==> design/flow/design.v <==
`timescale 1ns/1ps
module pic_buffer_v2 #(
    parameter DSIZE = 8,
    parameter IMAGE_WIDTH = 256,
    parameter IMAGE_LENGTH= 256,
    parameter BUFFER_SIZE = IMAGE_WIDTH*2+3
) (
	input               clk, 
    input               rst_n,
    input               frame_start,
    input               shift,
	input  [DSIZE-1:0]  sr_in,
    output rng_flag,
    output              sr_pixel_valid,
    output [DSIZE-1:0]  sr_pixel_0, sr_pixel_1, sr_pixel_2,
    output [DSIZE-1:0]  sr_pixel_3, sr_pixel_4, sr_pixel_5,
    output [DSIZE-1:0]  sr_pixel_6, sr_pixel_7, sr_pixel_8 
);
localparam IMAGE_SIZE           = IMAGE_WIDTH*IMAGE_LENGTH;
localparam ISIZE                = $clog2(IMAGE_SIZE+1);
localparam STARTING_OFFSET      = IMAGE_WIDTH+1;
localparam BUFFER_TOP_OFFSET    = IMAGE_WIDTH+2-1;
localparam BUFFER_BOT_OFFSET    = IMAGE_SIZE-IMAGE_WIDTH-1;
localparam WSIZE                = $clog2(IMAGE_WIDTH+1);
localparam CSIZE                = $clog2(STARTING_OFFSET);
localparam TOP_LIMIT = 2*IMAGE_WIDTH-1;
localparam BOT_LIMIT = IMAGE_SIZE-IMAGE_WIDTH-1;
reg [DSIZE-1:0] sr [BUFFER_SIZE-1:0];
reg 			sr_valid;
reg [ISIZE-1:0] image_counter;
reg [WSIZE-1:0] column_counter;
reg [CSIZE-1:0] offset_counter;
wire bottom_shift;
wire init_tag,t_tag,rm_tag,b_tag,r_tag,cm_tag,l_tag;
reg activate_rng;
assign rng_flag = activate_rng;
always @(posedge clk, negedge rst_n) begin
    if (!rst_n) begin
        activate_rng    <= 1'b0;
    end else begin
        if (offset_counter == IMAGE_WIDTH || offset_counter == IMAGE_WIDTH + 1) begin
            activate_rng <= 1'b1;
        end else if (!shift) begin
            activate_rng <= 1'b0;
        end
    end
end
always @(posedge clk, negedge rst_n) begin
    if (!rst_n) begin
        image_counter   <=  'd0;
        column_counter  <=  'd0;
        offset_counter <='d0;
        sr_valid        <= 1'b0;
    end else if (frame_start) begin
        image_counter       <=  'd0;
        offset_counter      <=  'd0;
        column_counter      <=  'd0;
        sr_valid            <= 1'b0;
    end else if ((shift) && (offset_counter <  STARTING_OFFSET)) begin
        sr_valid            <= 1'b0;
        image_counter       <=  'd0;
        column_counter      <=  'd0;
        if (offset_counter == STARTING_OFFSET-1) begin
            offset_counter  <= STARTING_OFFSET;
        end else begin
            offset_counter  <= offset_counter + 'd1;
        end
    end else if (((shift || bottom_shift) && init_tag) && (image_counter != IMAGE_SIZE)) begin
        sr_valid <= 1'b1;
        image_counter <= image_counter + 1;
        if ( column_counter == IMAGE_WIDTH) begin
            column_counter <= 'd1;
        end else begin
            column_counter <= column_counter+ 1;
        end
    end else if ((image_counter == IMAGE_SIZE)) begin
        sr_valid <= 1'b0;
        image_counter <=  'd0;
    end
end
integer n;
always @ (posedge clk)begin
    for (n = BUFFER_SIZE-1; n>0; n = n-1) begin
        sr[n] <= sr[n-1];
    end
    if (shift == 1'b1) begin
        sr[0] <= sr_in;
    end else begin
        sr[0] <= 'd0;
    end
end
assign sr_pixel_valid = sr_valid;
assign bottom_shift = sr_valid && image_counter >= IMAGE_SIZE - IMAGE_WIDTH - 1 && image_counter  <= IMAGE_SIZE;
assign init_tag = offset_counter == STARTING_OFFSET;
assign l_tag    = sr_valid && column_counter == 'd1;
assign r_tag    = sr_valid && column_counter == IMAGE_WIDTH;
assign t_tag    = sr_valid && image_counter  <= 0+IMAGE_WIDTH;
assign b_tag    = sr_valid && image_counter  >= IMAGE_SIZE - IMAGE_WIDTH + 1 && image_counter  <= IMAGE_SIZE;
assign cm_tag   = sr_valid && !(r_tag || l_tag);
assign rm_tag   = sr_valid && !(t_tag || b_tag);
assign sr_pixel_0 = 
(t_tag)?(   
        (r_tag)?    (sr[IMAGE_WIDTH * 1 + 2]):
        (cm_tag)?   (sr[IMAGE_WIDTH * 1 + 2]):
                    (sr[IMAGE_WIDTH * 1 + 1]) 
):(
(rm_tag)?(
        (r_tag)?    (sr[IMAGE_WIDTH * 2 + 2]):
        (cm_tag)?   (sr[IMAGE_WIDTH * 2 + 2]):
                    (sr[IMAGE_WIDTH * 2 + 1]) 
):(
(b_tag)?(
        (r_tag)?    (sr[IMAGE_WIDTH * 2 + 2]):
        (cm_tag)?   (sr[IMAGE_WIDTH * 2 + 2]):
                    (sr[IMAGE_WIDTH * 2 + 1]) 
):('d0)
));
assign sr_pixel_1 = 
(t_tag)?(   
        (r_tag)?    (sr[IMAGE_WIDTH * 1 + 1]):
        (cm_tag)?   (sr[IMAGE_WIDTH * 1 + 1]):
                    (sr[IMAGE_WIDTH * 1 + 1]) 
):(
(rm_tag)?(
        (r_tag)?    (sr[IMAGE_WIDTH * 2 + 1]):
        (cm_tag)?   (sr[IMAGE_WIDTH * 2 + 1]):
                    (sr[IMAGE_WIDTH * 2 + 1]) 
):(
(b_tag)?(
        (r_tag)?    (sr[IMAGE_WIDTH * 2 + 1]):
        (cm_tag)?   (sr[IMAGE_WIDTH * 2 + 1]):
                    (sr[IMAGE_WIDTH * 2 + 1]) 
):('d0)
));
assign sr_pixel_2 = 
(t_tag)?(   
        (r_tag)?    (sr[IMAGE_WIDTH * 1 + 1]):
        (cm_tag)?   (sr[IMAGE_WIDTH * 1 + 0]):
                    (sr[IMAGE_WIDTH * 1 + 0]) 
):(
(rm_tag)?(
        (r_tag)?    (sr[IMAGE_WIDTH * 2 + 1]):
        (cm_tag)?   (sr[IMAGE_WIDTH * 2 + 0]):
                    (sr[IMAGE_WIDTH * 2 + 0]) 
):(
(b_tag)?(
        (r_tag)?    (sr[IMAGE_WIDTH * 2 + 1]):
        (cm_tag)?   (sr[IMAGE_WIDTH * 2 + 0]):
                    (sr[IMAGE_WIDTH * 2 + 0]) 
):('d0)
));
assign sr_pixel_3 = 
(t_tag)?(   
        (r_tag)?    (sr[IMAGE_WIDTH * 1 + 2]):
        (cm_tag)?   (sr[IMAGE_WIDTH * 1 + 2]):
                    (sr[IMAGE_WIDTH * 1 + 1]) 
):(
(rm_tag)?(
        (r_tag)?    (sr[IMAGE_WIDTH * 1 + 2]):
        (cm_tag)?   (sr[IMAGE_WIDTH * 1 + 2]):
                    (sr[IMAGE_WIDTH * 1 + 1]) 
):(
(b_tag)?(
        (r_tag)?    (sr[IMAGE_WIDTH * 1 + 2]):
        (cm_tag)?   (sr[IMAGE_WIDTH * 1 + 2]):
                    (sr[IMAGE_WIDTH * 1 + 1]) 
):('d0)
));
assign sr_pixel_4 = sr[IMAGE_WIDTH * 1 + 1]; 
assign sr_pixel_5 = 
(t_tag)?(   
        (r_tag)?    (sr[IMAGE_WIDTH * 1 + 1]):
        (cm_tag)?   (sr[IMAGE_WIDTH * 1 + 0]):
                    (sr[IMAGE_WIDTH * 1 + 0]) 
):(
(rm_tag)?(
        (r_tag)?    (sr[IMAGE_WIDTH * 1 + 1]):
        (cm_tag)?   (sr[IMAGE_WIDTH * 1 + 0]):
                    (sr[IMAGE_WIDTH * 1 + 0]) 
):(
(b_tag)?(
        (r_tag)?    (sr[IMAGE_WIDTH * 1 + 1]):
        (cm_tag)?   (sr[IMAGE_WIDTH * 1 + 0]):
                    (sr[IMAGE_WIDTH * 1 + 0]) 
):('d0)
));
assign sr_pixel_6 = 
(t_tag)?(   
        (r_tag)?    (sr[IMAGE_WIDTH * 0 + 2]):
        (cm_tag)?   (sr[IMAGE_WIDTH * 0 + 2]):
                    (sr[IMAGE_WIDTH * 0 + 1]) 
):(
(rm_tag)?(
        (r_tag)?    (sr[IMAGE_WIDTH * 0 + 2]):
        (cm_tag)?   (sr[IMAGE_WIDTH * 0 + 2]):
                    (sr[IMAGE_WIDTH * 0 + 1]) 
):(
(b_tag)?(
        (r_tag)?    (sr[IMAGE_WIDTH * 1 + 2]):
        (cm_tag)?   (sr[IMAGE_WIDTH * 1 + 2]):
                    (sr[IMAGE_WIDTH * 1 + 1]) 
):('d0)
));
assign sr_pixel_7 = 
(t_tag)?(   
        (r_tag)?    (sr[IMAGE_WIDTH * 0 + 1]):
        (cm_tag)?   (sr[IMAGE_WIDTH * 0 + 1]):
                    (sr[IMAGE_WIDTH * 0 + 1]) 
):(
(rm_tag)?(
        (r_tag)?    (sr[IMAGE_WIDTH * 0 + 1]):
        (cm_tag)?   (sr[IMAGE_WIDTH * 0 + 1]):
                    (sr[IMAGE_WIDTH * 0 + 1]) 
):(
(b_tag)?(
        (r_tag)?    (sr[IMAGE_WIDTH * 1 + 1]):
        (cm_tag)?   (sr[IMAGE_WIDTH * 1 + 1]):
                    (sr[IMAGE_WIDTH * 1 + 1]) 
):('d0)
));
assign sr_pixel_8 = 
(t_tag)?(   
        (r_tag)?    (sr[IMAGE_WIDTH * 0 + 1]):
        (cm_tag)?   (sr[IMAGE_WIDTH * 0 + 0]):
                    (sr[IMAGE_WIDTH * 0 + 0]) 
):(
(rm_tag)?(
        (r_tag)?    (sr[IMAGE_WIDTH * 0 + 1]):
        (cm_tag)?   (sr[IMAGE_WIDTH * 0 + 0]):
                    (sr[IMAGE_WIDTH * 0 + 0]) 
):(
(b_tag)?(
        (r_tag)?    (sr[IMAGE_WIDTH * 1 + 1]):
        (cm_tag)?   (sr[IMAGE_WIDTH * 1 + 0]):
                    (sr[IMAGE_WIDTH * 1 + 0]) 
):('d0)
 ));
endmodule
==> design/flow/run.sh <==
#!/bin/bash
# the make line also repeats each setting of config.mk as NAME=value (left out here)
make -C /OpenROAD-flow-scripts/flow DESIGN_CONFIG=/design/flow/config.mk WORK_HOME=/design/flow/orfs CLKGATE_MAP_FILE= finish
==> design/flow/config.mk <==
export PLATFORM = sky130hd
export DESIGN_NAME = pic_buffer_v2
export DESIGN_NICKNAME = pic_buffer_v2
export VERILOG_FILES = /design/flow/design.v
export SDC_FILE = /design/flow/constraint.sdc
export NUM_CORES = 4
export LEC_CHECK = 0
export ABC_AREA = 1
export CAP_MARGIN = 5
export CELL_PAD_IN_SITES_DETAIL_PLACEMENT = 2
export CORE_ASPECT_RATIO = 1.42
export CORE_MARGIN = 2
export CORE_UTILIZATION = 50
export CTS_CLUSTER_DIAMETER = 203
export HOLD_SLACK_MARGIN = -0.04
export MIN_ROUTING_LAYER = met1
export PLACE_DENSITY_LB_ADDON = 0.16
export SLEW_MARGIN = 40
export SYNTH_MEMORY_MAX_BITS = 16384
==> design/flow/constraint.sdc <==
create_clock -name core_clock -period 3.83 [get_ports {clk}]
set_input_delay 0.7660 -clock core_clock [delete_from_list [all_inputs] [get_ports {clk}]]
set_output_delay 0.7660 -clock core_clock [all_outputs]
set_load 0.01 [all_outputs]
==> impl_metrics.csv, run 1 <==
group,metric,value,unit
logic_synthesis,ys_cells,4798,
logic_synthesis,edf_count,0,
die,coreArea,171400,um^2
logic_synthesis,yosysWarnings,2,
logic_synthesis,yosysChipArea,86440,um^2
logic_synthesis,ys_sh_mux,0,%
logic_synthesis,yosys.area.top_type_share,95.42,%
logic_synthesis,aoi_share,0.5081,%
placed_design,place_congestion,0.7383,
logic_synthesis,simple_gate_share,2.223,%
logic_synthesis,postSynthCellCount,4798,
outcome,status,"stopped before the end",
logic_synthesis,avgSynthCellArea,18.02,um^2
logic_synthesis,synth.largest_area_cell,"dfxtp_1",
placed_design,io_buffers,85,
die,fp-row-count,181,
die,chipHeight,499.5,um
outcome,error,"[ERROR DPL-0033] detailed placement checks failed during check placement.",
logic_synthesis,most_common_cell,"dfxtp_1",
logic_synthesis,ys_seq_share,96.49,%
outcome,lastStage,"3_5_place_dp",
logic_synthesis,async_flop_share,0.8901,%
logic_synthesis,ys_sh_adder,0.1303,%
die,floorplan.core_util,50.42,%
logic_synthesis,synthTopCellsByCount,"4120 x dfxtp_1, 240 x nand2_1, 87 x nor2_1",
logic_synthesis,top_logic_kind,"simple AND/OR/NAND/NOR gates",
die,dieArea,176300,um^2
logic_synthesis,area_leaders,"dfxtp_1 95%, dfrtp_1 1.1%, nand2_1 1.0%",
die,die_w,352.9,um
logic_synthesis,fp_nets,4819,
logic_synthesis,synthDistinctLibCells,34,
logic_synthesis,numSynthFlops,4157,
logic_synthesis,synth_top_flop_cell,"dfxtp_1",
die,io_pins,86,
logic_synthesis,synth-xor-area-share,0.1216,%
logic_synthesis,synth_area,86440,um^2
==> run 2, diff against run 1 <==
Settings changed: CAP_MARGIN 5 to 20, CELL_PAD_IN_SITES_DETAIL_PLACEMENT 2 to unset, CORE_ASPECT_RATIO 1.42 to unset, CORE_UTILIZATION 50 to 72, CTS_CLUSTER_DIAMETER 203 to 199, CTS_CLUSTER_SIZE set to 100, HOLD_SLACK_MARGIN -0.04 to unset, MIN_ROUTING_LAYER met1 to unset, PLACE_DENSITY_LB_ADDON 0.16 to 0.14, SETUP_SLACK_MARGIN set to -0.12, SLEW_MARGIN 40 to 20.
Clock period 3.83 ns to 2.79 ns, I/O delays scaled along.
==> run 2 against run 1 <==
  * The run again fails in 3_5_place_dp
  * Synthesized area stayed put
  * Synthesized cell count stayed put
  * Die size shrank 30%
==> impl_metrics.csv, run 2 <==
group,metric,value,unit
logic_synthesis,yosysWarnings,2,
die,floorplan.core_util,72.34,%
outcome,error,"[ERROR DPL-0033] detailed placement checks failed during check placement.",
logic_synthesis,fp_nets,4819,
logic_synthesis,yosysChipArea,86440,um^2
logic_synthesis,most_common_cell,"dfxtp_1",
logic_synthesis,synthTopCellsByCount,"4120 x dfxtp_1, 240 x nand2_1, 87 x nor2_1",
logic_synthesis,ys_sh_mux,0,%
die,dieArea,122800,um^2
logic_synthesis,avgSynthCellArea,18.02,um^2
logic_synthesis,yosys.area.top_type_share,95.42,%
logic_synthesis,synth.largest_area_cell,"dfxtp_1",
die,coreArea,119500,um^2
outcome,status,"stopped before the end",
logic_synthesis,ys_cells,4798,
die,die_w,350.5,um
outcome,lastStage,"3_5_place_dp",
logic_synthesis,synth_area,86440,um^2
logic_synthesis,top_logic_kind,"simple AND/OR/NAND/NOR gates",
logic_synthesis,ys_sh_adder,0.1303,%
logic_synthesis,synth-xor-area-share,0.1216,%
die,chipHeight,350.5,um
die,io_pins,86,
logic_synthesis,edf_count,0,
logic_synthesis,synth_top_flop_cell,"dfxtp_1",
logic_synthesis,area_leaders,"dfxtp_1 95%, dfrtp_1 1.1%, nand2_1 1.0%",
placed_design,place_congestion,0.7773,
logic_synthesis,simple_gate_share,2.223,%
logic_synthesis,async_flop_share,0.8901,%
logic_synthesis,ys_seq_share,96.49,%
logic_synthesis,aoi_share,0.5081,%
logic_synthesis,numSynthFlops,4157,
die,fp-row-count,127,
logic_synthesis,synthDistinctLibCells,34,
placed_design,io_buffers,85,
logic_synthesis,postSynthCellCount,4798,
-- run 2: stage by stage --
step | hold slack (ps) | area [um^2]
2_1_floorplan | 262.4 | 86440
3_3_place_gp | 310.1 | 89710
==> run 3, diff against run 2 <==
Settings changed: CORE_UTILIZATION 72 to 70, CTS_CLUSTER_DIAMETER 199 to unset, CTS_CLUSTER_SIZE 100 to unset, PLACE_DENSITY set to 0.6, PLACE_DENSITY_LB_ADDON 0.14 to unset, SETUP_SLACK_MARGIN -0.12 to 0.01.
Clock period 2.79 ns to 2.48 ns, I/O delays scaled along.
==> run 3 against run 2 <==
  * The run fails in 4_1_cts
  * Synthesized area unchanged
  * Synthesized cell count did not move
  * Die size up 2.8%
==> impl_metrics.csv, run 3 <==
group,metric,value,unit
outcome,error,"[ERROR DPL-0033] detailed placement checks failed during check placement.",
outcome,lastStage,"4_1_cts",
die,chipHeight,355.4,um
logic_synthesis,area_leaders,"dfxtp_1 95%, dfrtp_1 1.1%, nand2_1 1.0%",
logic_synthesis,synthDistinctLibCells,34,
die,io_pins,86,
logic_synthesis,ys_cells,4798,
logic_synthesis,synth-xor-area-share,0.1216,%
logic_synthesis,postSynthCellCount,4798,
logic_synthesis,yosys.area.top_type_share,95.42,%
die,floorplan.core_util,70.74,%
logic_synthesis,numSynthFlops,4157,
logic_synthesis,ys_seq_share,96.49,%
logic_synthesis,synth.largest_area_cell,"dfxtp_1",
die,fp-row-count,128,
logic_synthesis,most_common_cell,"dfxtp_1",
logic_synthesis,edf_count,0,
logic_synthesis,avgSynthCellArea,18.02,um^2
die,die_w,355.4,um
logic_synthesis,yosysWarnings,2,
logic_synthesis,synthTopCellsByCount,"4120 x dfxtp_1, 240 x nand2_1, 87 x nor2_1",
logic_synthesis,synth_area,86440,um^2
logic_synthesis,ys_sh_adder,0.1303,%
logic_synthesis,ys_sh_mux,0,%
logic_synthesis,async_flop_share,0.8901,%
logic_synthesis,yosysChipArea,86440,um^2
logic_synthesis,fp_nets,4819,
logic_synthesis,aoi_share,0.5081,%
placed_design,post-dp-hpwl,50550,um
logic_synthesis,top_logic_kind,"simple AND/OR/NAND/NOR gates",
placed_design,io_buffers,85,
outcome,status,"stopped before the end",
die,dieArea,126300,um^2
die,coreArea,122200,um^2
logic_synthesis,simple_gate_share,2.223,%
logic_synthesis,synth_top_flop_cell,"dfxtp_1",
placed_design,place_congestion,0.7581,
-- run 3: metrics by stage --
step	utilization, %	area, um^2	hold WS [ps]	worst slack [ps]	cells
after floorplan	-	86440	200.4	290.7	4798
after global placement	73.63	89980	310.2	-291.8	6579
after detailed placement	73.63	89980	312.1	-298.6	6579
==> run 4, diff against run 3 <==
Settings changed: ABC_AREA 1 to unset, CELL_PAD_IN_SITES_DETAIL_PLACEMENT set to 2, CELL_PAD_IN_SITES_GLOBAL_PLACEMENT set to 2, CORE_MARGIN 2 to 6, CORE_UTILIZATION 70 to 41, CTS_CLUSTER_DIAMETER set to 325, GPL_TIMING_DRIVEN set to 1, MIN_ROUTING_LAYER set to met2, PLACE_DENSITY 0.6 to unset, PLACE_DENSITY_LB_ADDON set to 0.28, SETUP_SLACK_MARGIN 0.01 to 0.71, TNS_END_PERCENT set to 45.
Clock period 2.48 ns to 3.11 ns, I/O delays scaled along.
==> run 4 against run 3 <==
  * Now fails the layout checks on negative setup slack
  * Synthesized area down 0.26%
  * Synthesized cell count down 4.1%
  * Die size up 75%
==> impl_metrics.csv, run 4 <==
group,metric,value,unit
critical_path,timing.rr.end,"column_counter[4]$_DFFE_PN0P_",
drt,ant_nets,0,
logic_synthesis,synth_top_flop_cell,"dfxtp_1",
logic_synthesis,edf_count,0,
die,io_pins,86,
placed_design,place_congestion,0.7130,
drt,drt_iter0_drc,5364,
outcome,check.faults,"negative setup slack",
pwr,sw_frac_of_total,22.84,%
die,die_w,470.6,um
clocking,cts_sinks,4157,
die,fp-row-count,167,
logic_synthesis,ys_sh_adder,0.1306,%
logic_synthesis,most_common_cell,"dfxtp_1",
pwr,seqPwrFrac,50.1,%
die,coreArea,207900,um^2
finish,final_cell_count_no_fill,8310,
logic_synthesis,synth-xor-area-share,0.1625,%
pwr,power_frac_comb,0.1,%
global_routing,grt_max_degree,25,
outcome,status,"complete, but fails checks",
global_routing,grt_pass1_wl,323500,um
pwr,comb_power,0.148,mW
critical_path,rr_worst_depth,7,
drt,vias,48410,
min_path,min-delay-start,"sr_in[6]",
min_path,holdPathStages,2,
die,floorplan.core_util,41.47,%
pwr,p_int,82.50,mW
final_timing,post-route-period-util,133.8,%
drt,detail_route.wirelength,243000,um
final_timing,period_minus_slack,4160,ps
final_timing,max_freq,0.2404,GHz
pwr,power_frac_clock,49.7,%
final_timing,finClkSkew,61.60,ps
critical_path,critPathTopFamily,"simple AND/OR/NAND/NOR gates",
critical_path,endpoint,"sr_pixel_6[2]",
clocking,max-clock-path-buffers,4,
final_timing,hold_viol,0,
clocking,htree_levels,5,
global_routing,track_usage,29.63,%
global_routing,grt_pass1_vias,62240,
logic_synthesis,ys_seq_share,96.74,%
global_routing,antenna_found_initial,0,
logic_synthesis,yosys.area.top_type_share,95.67,%
die,chipHeight,470.6,um
final_timing,fin_ws,-1050,ps
placed_design,numPlacedInstances,7554,
clocking,cts_tree,"done",
pwr,power_leader,"sequential cells",
critical_path,crit_start,"column_counter[2]$_DFFE_PN0P_",
logic_synthesis,numSynthFlops,4157,
min_path,holdPathEnd,"sr[0][6]$_SDFF_PN0_",
finish,layout.nets,5223,
critical_path,path_cells,"or4_4 > nor3_4 > buf_6 > a31oi_4 > buf_12 > buf_16 > buf_8 > mux2i_4 > nand2b_4 > o31ai_2 > buf_2",
pwr,p_seq,53.6,mW
critical_path,rr_startpoint,"offset_counter[5]$_DFFE_PN0P_",
global_routing,grt_overflow,0,
critical_path,end_kind,"output pin",
min_path,hold_class,"in -> reg",
run,drv_cap,0,
critical_path,cp.arrival,3540,ps
placed_design,io_buffers,85,
placed_design,post-dp-hpwl,77330,um
critical_path,crit_cells,11,
pwr,power.switching,24.43,mW
clocking,tritoncts.num_buffers,394,
critical_path,worstSetupPathType,"reg -> out",
logic_synthesis,area_leaders,"dfxtp_1 96%, dfrtp_1 1.1%, mux2i_1 0.38%",
logic_synthesis,avgSynthCellArea,18.75,um^2
critical_path,cp_num_buf_inv,5,
logic_synthesis,fp_nets,4620,
clocking,root_buffer,"clkbuf_16",
logic_synthesis,async_flop_share,0.8901,%
finish,nFillCells,18010,
finish,fin_util,51.27,%
logic_synthesis,ys_cells,4599,
pwr,peakVddDrop,0.6245,mV
final_timing,rsz0062_at_grt,"true",
pwr,p_leak,42.85,nW
logic_synthesis,top_logic_kind,"simple AND/OR/NAND/NOR gates",
drt,vias_per_cell,5.826,
logic_synthesis,synthTopCellsByCount,"4120 x dfxtp_1, 59 x nand2_1, 56 x nor2_1",
drt,route.detailed.drc,0,
logic_synthesis,aoi_share,0.6226,%
logic_synthesis,yosysChipArea,86210,um^2
logic_synthesis,synth_area,86210,um^2
final_timing,finalSetupViolCount,64,
critical_path,max_stage_delay,600,ps
final_timing,worst_pin_slew,745.3,ps
logic_synthesis,synthDistinctLibCells,50,
critical_path,cp_max_fo,5,
pwr,powerDensity,1003,nW/um^2
critical_path,required,2490,ps
clocking,clkTransAtPathRegs,60,ps
final_timing,drv_slew,0,
drt,wl_per_cell,29.24,um
logic_synthesis,postSynthCellCount,4599,
logic_synthesis,yosysWarnings,2,
die,dieArea,221400,um^2
critical_path,cp-start-kind,"flop",
clocking,clock_latency,980,ps
pwr,pg_clk,53.2,mW
critical_path,r2r_slack,0,ps
critical_path,cp_slowest_cell,"or4_4",
logic_synthesis,simple_gate_share,1.390,%
logic_synthesis,synth.largest_area_cell,"dfxtp_1",
run,tool_warnings,37,
drt,drt-pass1-iter-count,5,
logic_synthesis,ys_sh_mux,0.6966,%
finish,area_growth,23.65,%
final_timing,relSlewSlack,50.31,%
[run 4: cell type report]
type | count | area [um^2] | share of cell area [%]
Clock inverter | 150 | 1899 | 1.782
Inverter | 21 | 78.83 | 0.07394
Tap cell | 2788 | 3488 | 3.272
Clock buffer | 547 | 11380 | 10.68
Timing Repair Buffer | 236 | 2397 | 2.249
Antenna cell | 19 | 47.55 | 0.04460
Sequential cell | 4157 | 83430 | 78.27
Multi-Input combinational cell | 392 | 3875 | 3.635
[run 4: what timing repair did]
action,CTS,global route
buffers inserted,19,15
cloned,4,1
hold buffers,1,0
resized,522,120
setup endpoints to repair,106,102
pin swaps,44,73
endpoints found under the hold margin,21,0
[run 4: per-stage QoR]
stage	power, mW	setup WS, ps	hold slack [ps]	area [um^2]	setup TNS, ps
3_5_place_dp	54.91	-464.6	313.2	91540	-15310
2_1_floorplan	54.79	452.9	309.6	86410	0
3_3_place_gp	54.89	-463.4	310.1	91540	-13680
6_report	106.9	-1050	266.3	106600	-59230
4_1_cts	105.1	-938.9	183.8	105900	-50550
5_1_grt	109.7	-1113	243.7	106600	-64450
[run 4: metal layers]
metal / vias up / GRT usage (%) / share of wire (%)
li1: 15630 / - / -
met1: 15670 / - / 0
met2: 16210 / 38.31 / 57
met3: 885 / 37.40 / 39
met4: 16 / 5.147 / 4.3
met5: - / 2.379 / 0.32
==> run 5, diff against run 4 <==
Settings changed: CELL_PAD_IN_SITES_DETAIL_PLACEMENT 2 to unset, CELL_PAD_IN_SITES_GLOBAL_PLACEMENT 2 to 3, CORE_MARGIN 6 to 2, CORE_UTILIZATION 41 to 50, CTS_CLUSTER_DIAMETER 325 to unset, GPL_TIMING_DRIVEN 1 to 0, MAX_ROUTING_LAYER set to met4, MIN_ROUTING_LAYER met2 to unset, PLACE_DENSITY_LB_ADDON 0.28 to 0.22, SETUP_SLACK_MARGIN 0.71 to unset.
Clock period 3.11 ns to 4.6 ns, I/O delays scaled along.
==> run 5 against run 4 <==
  * The run now finishes clean
  * Sequential power decreased by 32%
  * Via count fell by 37%
  * Count of clock-buffer cells in the layout shrank 8
  * Sequential cell count did not move
  * Sequential share of layout area increased by 2.8 points
  * Register-to-register slack better by 1900 ps
  * Non-clock buffer count decreased by 110
  * Synthesized cell count stayed put
  * Final cell count shrank 7.8%
  * Critical path depth fell by 2
  * Clock power decreased by 43%
  * Total power down 38%
  * Critical endpoint is now sr_pixel_8[7]
  * Largest cell class unchanged
  * Highest routed layer is now met4
==> impl_metrics.csv, run 5 <==
group,metric,value,unit
global_routing,grt_pass1_vias,30840,
die,die_w,419.2,um
run,drv_cap,0,
logic_synthesis,ys_seq_share,96.74,%
final_timing,rsz0062_at_grt,"true",
critical_path,critPathTopFamily,"simple AND/OR/NAND/NOR gates",
pwr,power_leader,"sequential cells",
logic_synthesis,edf_count,0,
logic_synthesis,ys_sh_mux,0.6966,%
pwr,powerDensity,648.5,nW/um^2
critical_path,max_stage_delay,550,ps
finish,area_growth,19.33,%
pwr,power_frac_clock,45.6,%
logic_synthesis,synth_top_flop_cell,"dfxtp_1",
logic_synthesis,synth_area,86210,um^2
clocking,cts_tree,"done",
pwr,pg_clk,30.4,mW
final_timing,whs,291.9,ps
min_path,min-delay-start,"sr[136][0]$_DFF_P_",
placed_design,place_congestion,0.7685,
critical_path,endpoint,"sr_pixel_8[7]",
critical_path,path_cells,"or4_4 > nor3_4 > and3_4 > buf_12 > nand2_8 > buf_4 > mux2i_2 > mux2i_1 > dlygate4sd2_1",
die,fp-row-count,152,
final_timing,finClkSkew,35.75,ps
drt,ant_nets,0,
pwr,power.switching,12.24,mW
critical_path,cp-start-kind,"flop",
drt,vias,30420,
critical_path,rr_worst_depth,7,
critical_path,cp_num_buf_inv,3,
logic_synthesis,synth-xor-area-share,0.1625,%
pwr,p_leak,41.49,nW
pwr,sw_frac_of_total,18.35,%
run,tool_warnings,35,
logic_synthesis,simple_gate_share,1.390,%
critical_path,timing.rr.end,"column_counter[5]$_DFFE_PN0P_",
critical_path,crit_start,"column_counter[4]$_DFFE_PN0P_",
logic_synthesis,most_common_cell,"dfxtp_1",
logic_synthesis,area_leaders,"dfxtp_1 96%, dfrtp_1 1.1%, mux2i_1 0.38%",
logic_synthesis,ys_sh_adder,0.1306,%
final_timing,max_freq,0.2233,GHz
finish,fin_util,59.97,%
logic_synthesis,fp_nets,4620,
drt,vias_per_cell,3.972,
placed_design,post-dp-hpwl,50910,um
global_routing,antenna_found_initial,3,
logic_synthesis,ys_cells,4599,
critical_path,cp.arrival,3560,ps
pwr,seqPwrFrac,54.3,%
die,io_pins,86,
min_path,hold_class,"reg -> reg",
drt,detail_route.wirelength,100700,um
drt,wl_per_cell,13.14,um
logic_synthesis,synthDistinctLibCells,50,
critical_path,rr_startpoint,"image_counter[0]$_DFFE_PN0P_",
final_timing,relSlewSlack,29.11,%
logic_synthesis,postSynthCellCount,4599,
critical_path,required,3680,ps
pwr,peakVddDrop,0.3553,mV
clocking,max-clock-path-buffers,4,
logic_synthesis,top_logic_kind,"simple AND/OR/NAND/NOR gates",
critical_path,cp_slowest_cell,"or4_4",
pwr,p_seq,36.2,mW
global_routing,grt_max_degree,38,
logic_synthesis,synthTopCellsByCount,"4120 x dfxtp_1, 59 x nand2_1, 56 x nor2_1",
final_timing,worst_pin_slew,1063,ps
min_path,holdPathStages,0,
critical_path,end_kind,"output pin",
global_routing,grt_overflow,0,
critical_path,r2r_slack,1870,ps
clocking,htree_levels,5,
logic_synthesis,avgSynthCellArea,18.75,um^2
final_timing,period_minus_slack,4479,ps
die,floorplan.core_util,50.26,%
final_timing,post-route-period-util,97.37,%
finish,nFillCells,12810,
die,dieArea,175800,um^2
global_routing,track_usage,12.13,%
logic_synthesis,yosysWarnings,2,
critical_path,cp_max_fo,7,
drt,drt-pass1-iter-count,6,
logic_synthesis,yosys.area.top_type_share,95.67,%
drt,drt_iter0_drc,1248,
logic_synthesis,synth.largest_area_cell,"dfxtp_1",
clocking,root_buffer,"clkbuf_16",
clocking,cts_sinks,4157,
pwr,comb_power,0.0604,mW
pwr,p_int,54.47,mW
logic_synthesis,yosysChipArea,86210,um^2
pwr,power,66.72,mW
pwr,power_frac_comb,0.1,%
final_timing,drv_slew,0,
drt,route.detailed.drc,0,
die,coreArea,171500,um^2
critical_path,worstSetupPathType,"reg -> out",
placed_design,io_buffers,84,
final_timing,finalSetupViolCount,0,
logic_synthesis,aoi_share,0.6226,%
die,chipHeight,419.2,um
finish,layout.nets,5098,
clocking,clkTransAtPathRegs,60,ps
logic_synthesis,numSynthFlops,4157,
logic_synthesis,async_flop_share,0.8901,%
critical_path,crit_cells,9,
clocking,clock_latency,900,ps
global_routing,grt_pass1_wl,164400,um
clocking,tritoncts.num_buffers,379,
outcome,status,"complete, no violations",
min_path,holdPathEnd,"sr[137][0]$_DFF_P_",
final_timing,hold_viol,0,
-- run 5: area by class of cell --
cell class | count | area [um^2] | area share, %
Multi-Input combinational cell | 392 | 2949 | 2.867
Tap cell | 2310 | 2890 | 2.809
Buffer | 28 | 237.7 | 0.2311
Timing Repair Buffer | 98 | 919.6 | 0.8939
Inverter | 21 | 78.83 | 0.07662
Antenna cell | 5 | 12.51 | 0.01216
Clock buffer | 539 | 11020 | 10.71
Clock inverter | 110 | 1364 | 1.326
Sequential cell | 4157 | 83410 | 81.07
-- run 5: what timing repair did --
item / in CTS / in global routing
setup buffers: 6 / 7
hold endpoints to repair: 31 / 0
gates resized: 150 / 18
endpoints found under the setup margin: 60 / 17
pin swaps: 6 / 3
hold buffers: 1 / 0
-- run 5: stage by stage --
| step | area (um^2) | setup WS [ps] | std cells | setup TNS, ps |
|---|---|---|---|---|
| final | 102900 | 121.2 | 7660 | 0 |
| after global routing | 102900 | -82.43 | 7655 | -271.4 |
| after CTS | 102700 | -192.1 | 7648 | -587.2 |
| after detailed placement | 89940 | -171.1 | 6993 | -237.5 |
| after global placement | 89940 | -211.9 | 6993 | -384.8 |
| after floorplan | 86210 | 1571 | 4599 | 0 |
-- run 5: layer usage --
layer | vias to the layer above | global-route usage [%] | share of wire (%)
li1 | 15390 | - | -
met1 | 14300 | 16.80 | 51
met2 | 437 | 16.58 | 41
met3 | 296 | 3.151 | 4.2
met4 | 0 | 5.749 | 3.5
met5 | - | - | 0
==> run 6, diff against run 5 <==
Settings changed: CELL_PAD_IN_SITES_GLOBAL_PLACEMENT 3 to unset, CORE_UTILIZATION 50 to 72, GPL_TIMING_DRIVEN 0 to unset, MAX_ROUTING_LAYER met4 to unset, PLACE_DENSITY set to 0.66, PLACE_DENSITY_LB_ADDON 0.22 to unset, TNS_END_PERCENT 45 to unset.
Clock period 4.6 ns to 3.71 ns, I/O delays scaled along.
==> run 6 against run 5 <==
  * The run now fails in 4_1_cts
  * Synthesized area unchanged
  * Synthesized cell count unchanged
  * Die size is 30% lower
==> impl_metrics.csv, run 6 <==
group,metric,value,unit
outcome,status,"stopped before the end",
outcome,lastStage,"4_1_cts",
outcome,error,"[ERROR DPL-0033] detailed placement checks failed during check placement.",
placed_design,place_congestion,0.7362,
logic_synthesis,synth_top_flop_cell,"dfxtp_1",
placed_design,post-dp-hpwl,48180,um
die,coreArea,118400,um^2
logic_synthesis,async_flop_share,0.8901,%
logic_synthesis,area_leaders,"dfxtp_1 96%, dfrtp_1 1.1%, mux2i_1 0.38%",
logic_synthesis,ys_sh_mux,0.6966,%
logic_synthesis,avgSynthCellArea,18.75,um^2
logic_synthesis,most_common_cell,"dfxtp_1",
logic_synthesis,simple_gate_share,1.390,%
logic_synthesis,fp_nets,4620,
die,io_pins,86,
die,fp-row-count,126,
logic_synthesis,ys_cells,4599,
logic_synthesis,synth-xor-area-share,0.1625,%
placed_design,numPlacedInstances,6273,
logic_synthesis,top_logic_kind,"simple AND/OR/NAND/NOR gates",
die,chipHeight,350.0,um
logic_synthesis,synthTopCellsByCount,"4120 x dfxtp_1, 59 x nand2_1, 56 x nor2_1",
logic_synthesis,ys_sh_adder,0.1306,%
logic_synthesis,yosys.area.top_type_share,95.67,%
placed_design,place_ws,34.10,ps
logic_synthesis,numSynthFlops,4157,
placed_design,io_buffers,85,
logic_synthesis,synth.largest_area_cell,"dfxtp_1",
logic_synthesis,aoi_share,0.6226,%
logic_synthesis,ys_seq_share,96.74,%
logic_synthesis,yosysWarnings,2,
logic_synthesis,edf_count,0,
die,floorplan.core_util,72.82,%
die,dieArea,122500,um^2
die,die_w,350.0,um
logic_synthesis,postSynthCellCount,4599,
logic_synthesis,synthDistinctLibCells,50,
logic_synthesis,synth_area,86210,um^2
logic_synthesis,yosysChipArea,86210,um^2
[run 6: per-stage QoR]
step	total power [mW]	utilization [%]	hold slack [ps]	cell area [um^2]
after floorplan	45.93	-	309.6	86210
after global placement	45.99	75.24	309.5	89080
after detailed placement	46.00	75.24	312.1	89080
==> run 7, diff against run 6 <==
Settings changed: CELL_PAD_IN_SITES_DETAIL_PLACEMENT set to 1, CELL_PAD_IN_SITES_GLOBAL_PLACEMENT set to 3, CORE_ASPECT_RATIO set to 1.63, CORE_UTILIZATION 72 to 24, CTS_CLUSTER_DIAMETER set to 180, GPL_ROUTABILITY_DRIVEN set to 0, GPL_TIMING_DRIVEN set to 0, HOLD_SLACK_MARGIN set to 0.22, MAX_ROUTING_LAYER set to met5, PLACE_DENSITY 0.66 to unset, PLACE_DENSITY_LB_ADDON set to 0.03, SETUP_SLACK_MARGIN set to 0.91, SLEW_MARGIN 20 to 30, TNS_END_PERCENT set to 100.
Clock period 3.71 ns to 4.6 ns, I/O delays scaled along.
==> run 7 against run 6 <==
  * The run now finishes clean
  * Synthesized area stayed put
  * Die size went up to 3.0 times the previous value
  * Synthesized cell count stayed put
==> impl_metrics.csv, run 7 <==
group,metric,value,unit
outcome,status,"complete, no violations",
logic_synthesis,yosys.area.top_type_share,95.67,%
logic_synthesis,postSynthCellCount,4599,
clocking,root_buffer,"clkbuf_16",
die,chipHeight,769.2,um
final_timing,finClkSkew,36.03,ps
final_timing,period_minus_slack,4157,ps
critical_path,max_stage_delay,530,ps
clocking,cts_tree,"done",
die,die_w,473.4,um
global_routing,antenna_found_initial,1,
critical_path,critPathTopFamily,"simple AND/OR/NAND/NOR gates",
logic_synthesis,avgSynthCellArea,18.75,um^2
critical_path,cp_max_fo,8,
logic_synthesis,numSynthFlops,4157,
final_timing,fin_tns_setup,0,ps
placed_design,io_buffers,84,
logic_synthesis,yosysChipArea,86210,um^2
critical_path,cp-start-kind,"flop",
logic_synthesis,aoi_share,0.6226,%
logic_synthesis,synth-xor-area-share,0.1625,%
clocking,clock_latency,860,ps
clocking,tritoncts.num_buffers,392,
logic_synthesis,area_leaders,"dfxtp_1 96%, dfrtp_1 1.1%, mux2i_1 0.38%",
pwr,comb_power,0.0626,mW
pwr,p_leak,41.95,nW
critical_path,crit_start,"column_counter[3]$_DFFE_PN0P_",
drt,ant_nets,0,
clocking,max-clock-path-buffers,4,
placed_design,post-dp-hpwl,51420,um
logic_synthesis,yosysWarnings,2,
finish,final_cell_count_no_fill,10090,
die,floorplan.core_util,24.06,%
global_routing,grt_pass1_wl,190600,um
min_path,min-delay-start,"sr[78][7]$_DFF_P_",
final_timing,post-route-period-util,90.38,%
drt,wl_per_cell,11.18,um
final_timing,whs,292.5,ps
final_timing,rsz0062_at_grt,"true",
clocking,clkTransAtPathRegs,70,ps
pwr,peakVddDrop,0.2581,mV
global_routing,grt_pass1_vias,35320,
placed_design,numPlacedInstances,9353,
logic_synthesis,ys_cells,4599,
final_timing,finalSetupViolCount,0,
logic_synthesis,ys_seq_share,96.74,%
logic_synthesis,fp_nets,4620,
logic_synthesis,synth_top_flop_cell,"dfxtp_1",
logic_synthesis,synthDistinctLibCells,50,
finish,area_growth,24.21,%
critical_path,cp.arrival,3240,ps
pwr,power_frac_comb,0.1,%
logic_synthesis,most_common_cell,"dfxtp_1",
critical_path,path_cells,"or4_4 > nor3_4 > buf_4 > a31oi_4 > buf_12 > buf_4 > mux2_2 > nand2_1 > o21ai_1 > buf_2",
final_timing,hold_viol,0,
critical_path,r2r_slack,1850,ps
critical_path,rr_startpoint,"offset_counter[2]$_DFFE_PN0P_",
finish,layout.nets,5142,
drt,route.detailed.drc,0,
logic_synthesis,synthTopCellsByCount,"4120 x dfxtp_1, 59 x nand2_1, 56 x nor2_1",
critical_path,end_kind,"output pin",
pwr,powerDensity,640.9,nW/um^2
logic_synthesis,edf_count,0,
logic_synthesis,synth.largest_area_cell,"dfxtp_1",
critical_path,worstSetupPathType,"reg -> out",
pwr,power.switching,13.19,mW
drt,vias_per_cell,3.152,
min_path,holdPathEnd,"sr[79][7]$_DFF_P_",
critical_path,required,3680,ps
min_path,hold_class,"reg -> reg",
logic_synthesis,simple_gate_share,1.390,%
drt,detail_route.wirelength,112800,um
pwr,power_frac_clock,47.1,%
critical_path,timing.rr.end,"image_counter[15]$_DFFE_PN0P_",
logic_synthesis,async_flop_share,0.8901,%
pwr,power_leader,"sequential cells",
die,coreArea,358300,um^2
clocking,cts_sinks,4157,
die,dieArea,364200,um^2
critical_path,endpoint,"sr_pixel_0[3]",
final_timing,max_freq,0.2405,GHz
critical_path,rr_worst_depth,7,
drt,drt_iter0_drc,931,
critical_path,cp_slowest_cell,"or4_4",
critical_path,crit_top_cell,"buf_4",
pwr,p_seq,36.2,mW
logic_synthesis,ys_sh_adder,0.1306,%
pwr,seqPwrFrac,52.8,%
clocking,htree_levels,5,
logic_synthesis,synth_area,86210,um^2
critical_path,crit_cells,10,
global_routing,track_usage,6.322,%
finish,combGateArea,3179,um^2
min_path,holdPathStages,0,
finish,seq_area,83410,um^2
pwr,p_int,55.44,mW
logic_synthesis,ys_sh_mux,0.6966,%
final_timing,worst_pin_slew,1046,ps
die,fp-row-count,281,
drt,drt-pass1-iter-count,4,
final_timing,relSlewSlack,30.24,%
logic_synthesis,top_logic_kind,"simple AND/OR/NAND/NOR gates",
run,drv_cap,0,
finish,nFillCells,36240,
global_routing,grt_overflow,0,
final_timing,drv_slew,0,
die,io_pins,86,
run,tool_warnings,35,
pwr,pg_clk,32.3,mW
global_routing,grt_max_degree,38,
critical_path,cp_num_buf_inv,4,
drt,vias,31810,
pwr,sw_frac_of_total,19.22,%
-- run 7: final cells by class --
| cell class | count | area share (%) |
|---|---|---|
| sequential | 4157 | 77.89 |
| clock buffer | 576 | 10.80 |
| tap | 4669 | 5.455 |
| multi-input combinational | 392 | 2.969 |
| clock inverter | 118 | 1.440 |
| timing repair buffer | 128 | 1.059 |
| buffer | 29 | 0.3073 |
| inverter | 21 | 0.07478 |
| antenna | 3 | 0.007011 |
-- run 7: per-stage QoR --
stage / utilization [%] / setup slack (ps) / power, mW / instance area [um^2]
5_1_grt: 29.89 / 224.6 / 71.92 / 107100
3_3_place_gp: 25.93 / 30.82 / 37.10 / 92900
6_report: 29.89 / 442.6 / 68.63 / 107100
3_5_place_dp: 25.94 / 56.95 / 37.10 / 92930
2_1_floorplan: - / 1571 / 37.04 / 86210
4_1_cts: 29.81 / 172.8 / 70.43 / 106800
-- run 7: what timing repair did --
action,CTS,global route
hold buffers,1,0
hold endpoints to repair,37,0
resized,414,89
pin swaps,12,16
setup endpoints to repair,64,64
cloned,2,0
buffers inserted,34,6
-- run 7: layer usage --
metal	up-vias	global-route usage [%]	routed length [um]
met1	15390	7.859	51530
met2	587	9.325	47680
met4	0	3.416	4973
met3	340	2.523	8654
li1	15490	-	-
met5	-	0	0
==> run 8, diff against run 7 <==
Settings changed: ABC_AREA set to 1, CELL_PAD_IN_SITES_DETAIL_PLACEMENT 1 to unset, CELL_PAD_IN_SITES_GLOBAL_PLACEMENT 3 to unset, CORE_ASPECT_RATIO 1.63 to unset, CORE_UTILIZATION 24 to 68, CTS_CLUSTER_DIAMETER 180 to unset, GPL_ROUTABILITY_DRIVEN 0 to unset, GPL_TIMING_DRIVEN 0 to unset, HOLD_SLACK_MARGIN 0.22 to unset, MAX_ROUTING_LAYER met5 to unset, PLACE_DENSITY set to 0.6, PLACE_DENSITY_LB_ADDON 0.03 to unset, SETUP_SLACK_MARGIN 0.91 to unset, SLEW_MARGIN 30 to 20, TNS_END_PERCENT 100 to unset.
Clock period 4.6 ns to 3.68 ns, I/O delays scaled along.
==> run 8 against run 7 <==
  * Still clean
  * First-iteration DRC count rose by 93%
  * Total power rose by 19%
  * Count of clock-buffer cells in the layout fell by 57
  * Setup slack got worse by 420 ps
  * Critical path depth rose by 3
  * Sequential cell count did not move
  * Wire length fell by 1.3%
  * Sequential power rose by 25%
  * Clock power rose by 13%
  * Design area fell by 5.0%
  * Global-route usage rose by 11 points
  * Hold slack got worse by 4.1 ps
  * Largest cell class unchanged
  * Largest power group unchanged
  * Highest routed layer unchanged
==> impl_metrics.csv, run 8 <==
group,metric,value,unit
final_timing,period_minus_slack,3656,ps
critical_path,cp.arrival,2920,ps
clocking,clock_latency,880,ps
critical_path,cp-start-kind,"flop",
logic_synthesis,fp_nets,4819,
placed_design,io_buffers,85,
logic_synthesis,simple_gate_share,2.223,%
critical_path,cp_max_fo,14,
placed_design,post-dp-hpwl,47930,um
critical_path,max_stage_delay,420,ps
logic_synthesis,yosysChipArea,86440,um^2
pwr,power_frac_comb,0.1,%
clocking,clkTransAtPathRegs,60,ps
drt,detail_route.wirelength,111400,um
die,dieArea,130000,um^2
pwr,comb_power,0.0725,mW
logic_synthesis,avgSynthCellArea,18.02,um^2
clocking,root_buffer,"clkbuf_16",
critical_path,crit_start,"column_counter[0]$_DFFE_PN0P_",
die,io_pins,86,
min_path,min-delay-start,"sr[498][2]$_DFF_P_",
logic_synthesis,top_logic_kind,"simple AND/OR/NAND/NOR gates",
logic_synthesis,synth-xor-area-share,0.1216,%
final_timing,post-route-period-util,99.35,%
drt,ant_nets,0,
die,chipHeight,360.5,um
logic_synthesis,ys_cells,4798,
global_routing,grt_overflow,0,
logic_synthesis,ys_sh_mux,0,%
logic_synthesis,async_flop_share,0.8901,%
logic_synthesis,synthTopCellsByCount,"4120 x dfxtp_1, 240 x nand2_1, 87 x nor2_1",
drt,route.detailed.drc,0,
placed_design,place_ws,120.4,ps
pwr,power,82.01,mW
critical_path,crit_cells,13,
critical_path,timing.rr.end,"image_counter[4]$_DFFE_PN0P_",
global_routing,track_usage,17.62,%
final_timing,finClkSkew,39.73,ps
drt,vias_per_cell,4.395,
logic_synthesis,synth_top_flop_cell,"dfxtp_1",
critical_path,end_kind,"output pin",
drt,antennaDiodeCount,0,
drt,wl_per_cell,15.47,um
critical_path,path_cells,"inv_2 > ha_4 > nand2_4 > nor3_4 > nand2_4 > buf_12 > clkinv_8 > o21ai_0 > nor2_1 > nand2_2 > o21ai_1 > buf_4 > buf_6",
clocking,tritoncts.num_buffers,359,
clocking,max-clock-path-buffers,4,
pwr,power_frac_clock,44.7,%
pwr,p_seq,45.3,mW
die,coreArea,125900,um^2
logic_synthesis,ys_seq_share,96.49,%
critical_path,worstSetupPathType,"reg -> out",
global_routing,grt_pass1_wl,180700,um
finish,layout.nets,5311,
pwr,pg_clk,36.6,mW
clocking,htree_levels,5,
min_path,holdPathStages,0,
die,die_w,360.5,um
drt,vias,31650,
logic_synthesis,yosys.area.top_type_share,95.42,%
critical_path,rr_startpoint,"offset_counter[4]$_DFFE_PN0P_",
min_path,hold_class,"reg -> reg",
min_path,holdPathEnd,"sr[499][2]$_DFF_P_",
final_timing,relSlewSlack,49.96,%
global_routing,grt_max_degree,38,
final_timing,max_freq,0.2735,GHz
pwr,powerDensity,806.5,nW/um^2
final_timing,drv_slew,0,
final_timing,worst_pin_slew,747.9,ps
drt,drt-pass1-iter-count,7,
logic_synthesis,numSynthFlops,4157,
pwr,p_int,66.68,mW
logic_synthesis,area_leaders,"dfxtp_1 95%, dfrtp_1 1.1%, nand2_1 1.0%",
final_timing,hold_viol,0,
logic_synthesis,ys_sh_adder,0.1303,%
pwr,sw_frac_of_total,18.69,%
critical_path,crit_top_cell,"nand2_4",
global_routing,grt_pass1_vias,33320,
pwr,seqPwrFrac,55.2,%
run,drv_cap,0,
critical_path,endpoint,"sr_pixel_2[3]",
clocking,cts_sinks,4157,
pwr,peakVddDrop,0.6291,mV
pwr,power_leader,"sequential cells",
critical_path,cp_num_buf_inv,5,
final_timing,finalSetupViolCount,0,
die,fp-row-count,130,
final_timing,rsz0062_at_grt,"true",
critical_path,cp_slowest_cell,"dfrtp_1",
critical_path,critPathTopFamily,"buffers and inverters",
critical_path,required,2940,ps
pwr,p_leak,41.90,nW
critical_path,r2r_slack,1200,ps
logic_synthesis,postSynthCellCount,4798,
logic_synthesis,edf_count,0,
clocking,hold_buffers,0,
logic_synthesis,yosysWarnings,2,
logic_synthesis,synth.largest_area_cell,"dfxtp_1",
final_timing,fin_ws,23.88,ps
logic_synthesis,synthDistinctLibCells,34,
clocking,cts_tree,"done",
critical_path,rr_worst_depth,11,
pwr,power.switching,15.33,mW
logic_synthesis,aoi_share,0.5081,%
logic_synthesis,most_common_cell,"dfxtp_1",
outcome,status,"complete, no violations",
global_routing,antenna_found_initial,5,
die,floorplan.core_util,68.66,%
run,tool_warnings,38,
logic_synthesis,synth_area,86440,um^2
drt,drt_iter0_drc,1796,
finish,area_growth,17.64,%
final_timing,whs,288.5,ps
placed_design,place_congestion,0.7935,
-- run 8: per-layer routing --
layer,vias to the layer above,routed length (um),track usage (%)
li1,15870,-,-
met1,14830,56260,26.32
met2,674,46140,24.56
met3,278,5136,3.962
met4,0,3874,8.532
met5,-,0,0
-- run 8: what timing repair did --
item / CTS / global route
setup endpoints to repair: 64 / 49
setup buffers: 35 / 13
hold endpoints to repair: 0 / 0
resized: 193 / 103
pin swaps: 19 / 17
cloned: 3 / 0
-- run 8: per-stage QoR --
stage / utilization (%) / cell area [um^2] / setup TNS [ps] / cells
3_3_place_gp: 70.98 / 89360 / 0 / 6529
4_1_cts: 80.65 / 101500 / -2.047 / 7190
3_5_place_dp: 70.98 / 89360 / 0 / 6529
5_1_grt: 80.77 / 101700 / -462.5 / 7202
2_1_floorplan: - / 86440 / 0 / 4798
6_report: 80.77 / 101700 / 0 / 7202
-- run 8: area by class of cell --
class	instances	area, um^2
repair buffers	157	1355
well taps	1650	2064
flip-flops and latches	4157	83410
clock inverters	104	1201
fillers	6372	24210
inverters	72	290.3
clock buffers	519	10440
multi-input cells	543	2923
==> run 9, diff against run 8 <==
Settings changed: ABC_AREA 1 to unset, CORE_UTILIZATION 68 to 20.
Clock period 3.68 ns to 5.54 ns, I/O delays scaled along.
==> run 9 against run 8 <==
  * Largest power group unchanged
  * Wire length rose by 1.8%
  * Highest routed layer is now met5
  * Sequential power fell by 34%
  * Clock power fell by about 30%
  * Utilization fell by 56 points
  * Hold slack worse by 17 ps
  * Count of clock-buffer cells in the layout up 7
==> impl_metrics.csv, run 9 <==
group,metric,value,unit
pwr,p_leak,41.07,nW
final_timing,fin_tns_setup,0,ps
final_timing,rsz0062_at_grt,"true",
clocking,cts_sinks,4157,
min_path,min-delay-start,"sr[310][0]$_DFF_P_",
die,dieArea,436300,um^2
logic_synthesis,yosys.area.top_type_share,95.67,%
min_path,hold_class,"reg -> reg",
critical_path,crit_start,"column_counter[4]$_DFFE_PN0P_",
logic_synthesis,synth_area,86210,um^2
placed_design,post-dp-hpwl,59370,um
final_timing,max_freq,0.1869,GHz
critical_path,path_cells,"or4_1 > nor3_2 > and3_1 > nand2_2 > mux2i_1 > buf_4 > o21ai_0 > clkdlybuf4s50_1",
logic_synthesis,async_flop_share,0.8901,%
logic_synthesis,simple_gate_share,1.390,%
critical_path,cp_num_buf_inv,2,
critical_path,crit_cells,8,
drt,drt-pass1-iter-count,11,
pwr,p_int,45.28,mW
critical_path,cp_max_fo,8,
finish,layout.nets,5087,
critical_path,end_kind,"output pin",
pwr,peakVddDrop,0.2843,mV
finish,final_area,107000,um^2
final_timing,post-route-period-util,96.58,%
critical_path,timing.rr.end,"column_counter[5]$_DFFE_PN0P_",
placed_design,io_buffers,85,
critical_path,cp.arrival,4240,ps
final_timing,period_minus_slack,5350,ps
finish,seq_area,83410,um^2
global_routing,grt_pass1_wl,183600,um
pwr,power_leader,"sequential cells",
pwr,comb_power,0.0476,mW
logic_synthesis,ys_sh_adder,0.1306,%
pwr,sw_frac_of_total,18.92,%
logic_synthesis,avgSynthCellArea,18.75,um^2
logic_synthesis,top_logic_kind,"simple AND/OR/NAND/NOR gates",
global_routing,antenna_found_initial,4,
clocking,clock_latency,860,ps
logic_synthesis,synthTopCellsByCount,"4120 x dfxtp_1, 59 x nand2_1, 56 x nor2_1",
run,drv_cap,0,
logic_synthesis,synthDistinctLibCells,50,
logic_synthesis,area_leaders,"dfxtp_1 96%, dfrtp_1 1.1%, mux2i_1 0.38%",
pwr,power,55.85,mW
die,die_w,660.6,um
pwr,power.switching,10.57,mW
clocking,cts_tree,"done",
drt,drt_iter0_drc,2132,
critical_path,endpoint,"sr_pixel_2[6]",
clocking,htree_levels,5,
outcome,status,"complete, no violations",
final_timing,relSlewSlack,42.14,%
logic_synthesis,yosysChipArea,86210,um^2
min_path,holdPathStages,0,
global_routing,grt_overflow,0,
critical_path,cp-start-kind,"flop",
final_timing,worst_pin_slew,868.0,ps
final_timing,drv_slew,0,
pwr,seqPwrFrac,53.9,%
global_routing,grt_max_degree,38,
die,coreArea,430000,um^2
finish,combGateArea,2636,um^2
die,chipHeight,660.6,um
die,floorplan.core_util,20.05,%
placed_design,place_congestion,0.8397,
drt,vias_per_cell,2.855,
critical_path,required,4430,ps
finish,nFillCells,43640,
critical_path,cp_slowest_cell,"mux2i_1",
min_path,holdPathEnd,"sr[311][0]$_DFF_P_",
logic_synthesis,numSynthFlops,4157,
pwr,pg_clk,25.7,mW
logic_synthesis,ys_seq_share,96.74,%
drt,detail_route.wirelength,113400,um
logic_synthesis,synth.largest_area_cell,"dfxtp_1",
pwr,power_frac_comb,0.1,%
global_routing,grt_pass1_vias,33160,
die,fp-row-count,241,
clocking,tritoncts.num_buffers,380,
clocking,post-cts-setup-buffer-count,0,
pwr,power_frac_clock,46.0,%
run,tool_warnings,34,
drt,vias,31600,
logic_synthesis,yosysWarnings,2,
clocking,root_buffer,"clkbuf_16",
logic_synthesis,edf_count,0,
placed_design,placed_area,94300,um^2
pwr,powerDensity,522.1,nW/um^2
drt,route.detailed.drc,0,
pwr,p_seq,30.1,mW
critical_path,max_stage_delay,680,ps
critical_path,rr_worst_depth,7,
critical_path,critPathTopFamily,"simple AND/OR/NAND/NOR gates",
final_timing,hold_viol,0,
logic_synthesis,postSynthCellCount,4599,
global_routing,track_usage,5.197,%
logic_synthesis,ys_sh_mux,0.6966,%
critical_path,r2r_slack,2630,ps
logic_synthesis,fp_nets,4620,
drt,ant_nets,0,
logic_synthesis,synth-xor-area-share,0.1625,%
logic_synthesis,aoi_share,0.6226,%
die,io_pins,86,
clocking,clkTransAtPathRegs,60,ps
critical_path,rr_startpoint,"image_counter[0]$_DFFE_PN0P_",
critical_path,worstSetupPathType,"reg -> out",
clocking,hold_buffers,0,
logic_synthesis,synth_top_flop_cell,"dfxtp_1",
final_timing,finClkSkew,63.22,ps
logic_synthesis,most_common_cell,"dfxtp_1",
finish,area_growth,24.07,%
clocking,max-clock-path-buffers,4,
drt,wl_per_cell,10.25,um
final_timing,finalSetupViolCount,0,
logic_synthesis,ys_cells,4599,
[run 9: timing repair]
action	in CTS	in global routing
gates resized	1	5
endpoints found under the setup margin	1	11
hold endpoints to repair	0	0
[run 9: per-stage QoR]
| step | util (%) | worst slack [ps] | hold slack (ps) | std cells |
|---|---|---|---|---|
| 5_1_grt | 24.87 | -44.53 | 258.7 | 11060 |
| 4_1_cts | 24.87 | 149.5 | 268.0 | 11060 |
| 3_5_place_dp | 21.93 | 806.1 | 312.1 | 10390 |
| 2_1_floorplan | - | 2323 | 309.6 | 4599 |
| 3_3_place_gp | 21.93 | 783.0 | 309.7 | 10390 |
| 6_report | 24.88 | 189.5 | 271.0 | 11070 |
[run 9: final cells by class]
type	count	area share [%]
tap	5710	6.679
sequential	4157	77.98
antenna	8	0.01872
inverter	21	0.07369
timing repair buffer	114	0.9943
clock buffer	526	10.16
multi-input combinational	392	2.465
clock inverter	142	1.634
[run 9: layer usage]
metal | share of wire [%] | up-vias | GRT usage [%]
met1 | 48 | 14680 | 6.790
met3 | 7.6 | 554 | 1.922
met4 | 6.0 | 2 | 3.267
li1 | - | 15380 | -
met2 | 39 | 991 | 7.173
met5 | 0.034 | - | 0
==> run 10, diff against run 9 <==
Settings changed: CORE_UTILIZATION 20 to 50, SETUP_SLACK_MARGIN set to -0.38.
Clock period 5.54 ns to 4.47 ns, I/O delays scaled along.
==> run 10 against run 9 <==
  * The layout now fails its checks (negative setup slack)
  * Sequential power up 24%
  * Utilization up 35 points
  * Final cell count down 31%
  * Largest cell class unchanged
  * Largest power group unchanged
==> impl_metrics.csv, run 10 <==
group,metric,value,unit
outcome,status,"complete, but fails checks",
outcome,check.faults,"negative setup slack",
die,coreArea,171500,um^2
logic_synthesis,numSynthFlops,4157,
placed_design,placed_area,89940,um^2
logic_synthesis,async_flop_share,0.8901,%
clocking,root_buffer,"clkbuf_16",
drt,vias_per_cell,3.956,
finish,layout.nets,5070,
global_routing,use_met2,14.88,%
clocking,cts_sinks,4157,
final_timing,worst_pin_slew,762.5,ps
pwr,peakVddDrop,0.4225,mV
logic_synthesis,ys_sh_adder,0.1306,%
critical_path,path_cells,"or4_1 > nor3_4 > and3_1 > buf_6 > mux2_2 > nand2_1 > mux2i_1 > clkdlybuf4s50_1",
drt,drt-pass1-iter-count,6,
global_routing,met3_usage,3.239,%
placed_design,place_congestion,0.7703,
drt,route.detailed.drc,0,
drt,detail_route.wirelength,95100,um
pwr,power.switching,12.59,mW
pwr,p_int,55.76,mW
logic_synthesis,avgSynthCellArea,18.75,um^2
logic_synthesis,synthTopCellsByCount,"4120 x dfxtp_1, 59 x nand2_1, 56 x nor2_1",
logic_synthesis,ys_cells,4599,
logic_synthesis,edf_count,0,
logic_synthesis,area_leaders,"dfxtp_1 96%, dfrtp_1 1.1%, mux2i_1 0.38%",
critical_path,max_stage_delay,580,ps
logic_synthesis,synthDistinctLibCells,50,
final_timing,drv_slew,0,
pwr,power_frac_clock,45.3,%
logic_synthesis,synth.largest_area_cell,"dfxtp_1",
die,floorplan.core_util,50.26,%
final_timing,relSlewSlack,49.16,%
global_routing,top_usage_layer,"met1",
critical_path,cp-start-kind,"flop",
clocking,tritoncts.num_buffers,376,
logic_synthesis,synth_area,86210,um^2
logic_synthesis,simple_gate_share,1.390,%
critical_path,critPathTopFamily,"simple AND/OR/NAND/NOR gates",
critical_path,rr_startpoint,"image_counter[0]$_DFFE_PN0P_",
logic_synthesis,ys_seq_share,96.74,%
final_timing,finalSetupViolCount,18,
critical_path,crit_cells,8,
min_path,hold_class,"reg -> reg",
clocking,clock_latency,890,ps
global_routing,grt_pass1_vias,30360,
logic_synthesis,top_logic_kind,"simple AND/OR/NAND/NOR gates",
logic_synthesis,yosysWarnings,2,
critical_path,timing.rr.end,"column_counter[5]$_DFFE_PN0P_",
global_routing,grt_pass1_wl,158400,um
clocking,max-clock-path-buffers,4,
die,die_w,419.2,um
critical_path,endpoint,"sr_pixel_8[6]",
critical_path,cp_max_fo,17,
min_path,holdPathStages,0,
clocking,htree_levels,5,
global_routing,grt_use_met1,16.27,%
logic_synthesis,postSynthCellCount,4599,
critical_path,end_kind,"output pin",
logic_synthesis,aoi_share,0.6226,%
critical_path,cp_slowest_cell,"or4_1",
final_timing,fin_ws,-104.5,ps
pwr,power_leader,"sequential cells",
run,drv_cap,0,
critical_path,crit_start,"column_counter[4]$_DFFE_PN0P_",
pwr,sw_frac_of_total,18.41,%
critical_path,rr_worst_depth,7,
critical_path,worstSetupPathType,"reg -> out",
finish,final_area,102300,um^2
run,tool_warnings,33,
final_timing,post-route-period-util,102.3,%
logic_synthesis,fp_nets,4620,
pwr,pg_clk,31.0,mW
clocking,clkTransAtPathRegs,60,ps
pwr,seqPwrFrac,54.6,%
critical_path,cp.arrival,3680,ps
pwr,p_leak,40.97,nW
pwr,comb_power,0.0596,mW
pwr,powerDensity,668.5,nW/um^2
critical_path,required,3580,ps
final_timing,hold_viol,0,
logic_synthesis,yosysChipArea,86210,um^2
global_routing,track_usage,11.13,%
clocking,hold_buffers,0,
final_timing,finClkSkew,43.88,ps
drt,drt_iter0_drc,1394,
finish,area_growth,18.60,%
min_path,holdPathEnd,"sr[255][2]$_DFF_P_",
die,dieArea,175800,um^2
die,fp-row-count,152,
logic_synthesis,most_common_cell,"dfxtp_1",
drt,vias,30210,
placed_design,io_buffers,85,
critical_path,cp_num_buf_inv,2,
final_timing,period_minus_slack,4575,ps
logic_synthesis,yosys.area.top_type_share,95.67,%
die,io_pins,86,
drt,wl_per_cell,12.46,um
drt,ant_nets,0,
global_routing,grt_max_degree,38,
clocking,cts_tree,"done",
final_timing,fin_tns_setup,-1393,ps
final_timing,max_freq,0.2186,GHz
pwr,power_frac_comb,0.1,%
global_routing,grt_overflow,0,
min_path,min-delay-start,"sr[254][2]$_DFF_P_",
logic_synthesis,synth_top_flop_cell,"dfxtp_1",
logic_synthesis,synth-xor-area-share,0.1625,%
global_routing,antenna_found_initial,3,
pwr,p_seq,37.3,mW
finish,nFillCells,12610,
die,chipHeight,419.2,um
pwr,power,68.35,mW
critical_path,r2r_slack,1620,ps
logic_synthesis,ys_sh_mux,0.6966,%
placed_design,post-dp-hpwl,44540,um
## run 10: stage by stage
step	cells	hold slack (ps)	setup WS (ps)	util [%]
floorplan	4599	309.6	1467	-
global placement	6980	310.0	525.1	52.43
detailed placement	6980	312.1	533.9	52.43
CTS	7633	280.0	-356.3	59.59
global route	7633	284.8	-369.1	59.60
finish	7635	283.9	-104.5	59.61
## run 10: cell type report
class / count / area, um^2 / share of cell area [%]
clock buffer: 527 / 10860 / 10.62
timing repair buffer: 101 / 982.2 / 0.9606
antenna: 2 / 5.005 / 0.004895
inverter: 21 / 78.83 / 0.07709
sequential: 4157 / 83410 / 81.57
multi-input combinational: 392 / 2630 / 2.572
tap: 2310 / 2890 / 2.827
clock inverter: 125 / 1405 / 1.374
## run 10: timing repair
action                     in CTS  in global routing
setup endpoints to repair      11                 24
resized                         2                  3
pin swaps                       1                  0
setup buffers                   1                  0
## run 10: routing by layer
| metal | wire, um | share of wire, % |
|---|---|---|
| met5 | 0 | 0 |
| met4 | 3690 | 3.9 |
| met3 | 4576 | 4.8 |
| met2 | 36920 | 39 |
| met1 | 49910 | 52 |
Power is estimated from default activity; no workload was simulated.
